## cpu
module cpu(clock,reset,imem_addr,imem_data,dmem_addr,dmem_we,dmem_wdata,dmem_rdata);
Size: ~2200 cells after synthesis, ~300 flip-flops, about 75 I/O pins, roughly 0.016 mm2 of cells after synthesis.
==> flow/config.mk <==
export PLATFORM = sky130hd
export DESIGN_NAME = cpu
export DESIGN_NICKNAME = cpu
export VERILOG_FILES = /design/flow/design.v
export SDC_FILE = /design/flow/constraint.sdc
export NUM_CORES = 4
export LEC_CHECK = 0
export ABC_AREA = 1
export CAP_MARGIN = 10
export CELL_PAD_IN_SITES_DETAIL_PLACEMENT = 0
export CORE_MARGIN = 2
export CORE_UTILIZATION = 70
export CTS_CLUSTER_DIAMETER = 200
export CTS_CLUSTER_SIZE = 14
export GPL_ROUTABILITY_DRIVEN = 1
export GPL_TIMING_DRIVEN = 1
export PLACE_DENSITY = 0.35
export SETUP_SLACK_MARGIN = 0.57
export SLEW_MARGIN = 10
export TNS_END_PERCENT = 55
==> flow/constraint.sdc <==
create_clock -name core_clock -period 4.0 [get_ports {clock}]
set_input_delay 0.8000 -clock core_clock [delete_from_list [all_inputs] [get_ports {clock}]]
set_output_delay 0.8000 -clock core_clock [all_outputs]
set_load 0.01 [all_outputs]
run.sh (not shown) runs the stock make flow with config.mk's settings and CLKGATE_MAP_FILE=.
The first run failed in global routing (GRT-0232).
Change:
Settings changed: CAP_MARGIN 10 to 20, CORE_UTILIZATION 70 to 68, CTS_CLUSTER_DIAMETER 200 to 31, CTS_CLUSTER_SIZE 14 to 90, HOLD_SLACK_MARGIN from default to 0.18, PLACE_DENSITY 0.35 to default, SETUP_SLACK_MARGIN 0.57 to -0.25, SLEW_MARGIN 10 to 20, TNS_END_PERCENT 55 to 70.
Clock period 4.0 ns to 4.43 ns, I/O delays scaled along.
Effect:
- The new run completed, yet does not pass: negative setup slack
- synthesized area does not change
- die size is higher by 2.9%
- synthesized cell count stays the same
Change:
Settings changed: CELL_PAD_IN_SITES_DETAIL_PLACEMENT 0 to default, CTS_CLUSTER_DIAMETER 31 to default, CTS_CLUSTER_SIZE 90 to default, GPL_ROUTABILITY_DRIVEN 1 to default, GPL_TIMING_DRIVEN 1 to default, HOLD_SLACK_MARGIN 0.18 to default, SETUP_SLACK_MARGIN -0.25 to default, TNS_END_PERCENT 70 to default.
Clock period 4.43 ns to 4.77 ns, I/O delays scaled along.
Outcome: With this change the flow went through all stages and came out clean. Wire length went down by 17%. Worst setup slack improved by 530 ps. Power went down by 23%. Cell area went down by 4.0%. Register-to-register slack improved by 530 ps. Combinational power went down by about 10%. Synthesized cell count is unchanged. Synthesized area is unchanged. Clock power went down by 37%.
Change:
Settings changed: CAP_MARGIN 20 to 0, CORE_UTILIZATION 68 to 72, PLACE_DENSITY_LB_ADDON from default to 0.27, SETUP_SLACK_MARGIN from default to 1.12.
Clock period 4.77 ns to 4.19 ns, I/O delays scaled along.
Outcome: With this change the flow ended with an error in global routing with GRT-0232. Synthesized area stays the same. Synthesized cell count is unchanged. Die area goes down by 5.4%.

wip/pepper:
cpu again, from the RTL that the note above started with.
## cpu
module cpu(clock,reset,imem_addr,imem_data,dmem_addr,dmem_we,dmem_wdata,dmem_rdata);
clock: 8.0 ns
lec_check: 0
abc_area: 1
cap_margin: 20
core_margin: 2
core_utilization: 40
gpl_routability_driven: 0
max_routing_layer: met4
setup_slack_margin: 1.42
slew_margin: 35
wip/pepper: done, clean on timing, DRC and antenna
--- input diff wip/pepper..wip/juniper ---
- swapping 40 for 72 in CORE_UTILIZATION
- clearing MAX_ROUTING_LAYER, which used to be met4
- clearing SETUP_SLACK_MARGIN, which used to be 1.42
- swapping 35 for 20 in SLEW_MARGIN
- clearing GPL_ROUTABILITY_DRIVEN, which used to be 0
- putting CTS_CLUSTER_DIAMETER at 372 where nothing was set
- putting PLACE_DENSITY_LB_ADDON at 0.27 where nothing was set
- swapping 8.0 for 4.08 in the clock period (ns, I/O delays scaled along)
--- outcome ---
- wip/juniper completed end to end; final checks failed (setup timing).
- Changes observed in wip/juniper relative to wip/pepper: estimated wirelength of the detail-placed design has increased, worst path required time has decreased.
- In wip/juniper the signed area change from the synthesized netlist to the final layout turned out 2.6 points higher than in wip/pepper.
- Maximum operating frequency (higher): wip/juniper
- Sort wip/pepper and wip/juniper by clock transition at the register clock pins on the worst setup and hold paths after CTS asc -> top: wip/pepper
- Compared wip/juniper vs wip/pepper, and wire length of the first global-routing pass is up in wip/juniper.
- The via count of the first global-routing pass number comes out higher for wip/juniper vs wip/pepper.
- Wire: wip/juniper routes more than wip/pepper
- In the reports for wip/pepper and wip/juniper, the smaller final-report setup violation count belongs to wip/pepper.
- Status: placed cell area parity (wip/juniper, wip/pepper)
- Register-to-register setup slack is higher on wip/pepper
## Diff of input files: wip/harbor against wip/juniper
- removing PLACE_DENSITY_LB_ADDON (formerly 0.27)
- changing CORE_UTILIZATION from 72 to 40
- removing CTS_CLUSTER_DIAMETER (formerly 372)
- removing ABC_AREA (formerly 1)
- changing the clock period (ns, I/O delays scaled along) from 4.08 to 7.2
Notes after the runs:
wip/harbor: PASS, flow complete, no timing, DRC or antenna violations
Flip-flop and latch share of the layout cell area was lower in wip/juniper than in wip/harbor.
met5 as the highest metal layer used by the detailed router was reported by wip/juniper, and met4 by wip/harbor.
Total wirelength of the detailed-routed design: wip/harbor < wip/juniper
Diff wip/juniper -> wip/harbor | insertion delay to the later sink of the worst-skew pair | decrease of 0.05 ns
Summary of wip/harbor over wip/juniper: register-to-register slack saw an increase, global-route usage saw a decrease.
Where internal power summed over all cells is concerned, wip/juniper is outperformed by wip/harbor.
Compared with wip/juniper, wip/harbor ends up with a smaller final cell area.
Measured against each other, wip/harbor and wip/juniper differ in ratio of final minimum period to clock period, the higher figure coming from wip/juniper.

cpu again, from the RTL that the note above started with.
export LEC_CHECK = 0
export ABC_AREA = 1
export CAP_MARGIN = 20
export CELL_PAD_IN_SITES_GLOBAL_PLACEMENT = 2
export CORE_MARGIN = 2
export CORE_UTILIZATION = 40
export GPL_ROUTABILITY_DRIVEN = 0
export MAX_ROUTING_LAYER = met4
export MIN_ROUTING_LAYER = met2
export SETUP_SLACK_MARGIN = 1.42
export SLEW_MARGIN = 35
create_clock -name core_clock -period 8.0 [get_ports {clock}]
Then changed:
Settings changed: CELL_PAD_IN_SITES_GLOBAL_PLACEMENT 2 to not set, CORE_UTILIZATION 40 to 72, GPL_ROUTABILITY_DRIVEN 0 to not set, MAX_ROUTING_LAYER met4 to not set, MIN_ROUTING_LAYER met2 to not set, PLACE_DENSITY_LB_ADDON set to 0.27, SETUP_SLACK_MARGIN 1.42 to not set, SLEW_MARGIN 35 to 20.
Clock period 8.0 ns to 4.19 ns, I/O delays scaled along.
=> The new run completed and failed the layout checks on negative setup slack; utilization goes up by 36 points; via count goes down by 22%; total power goes up by 75%; sequential power goes up by 89%.
Power figures rest on the tool's default switching activity, not on a simulated workload.
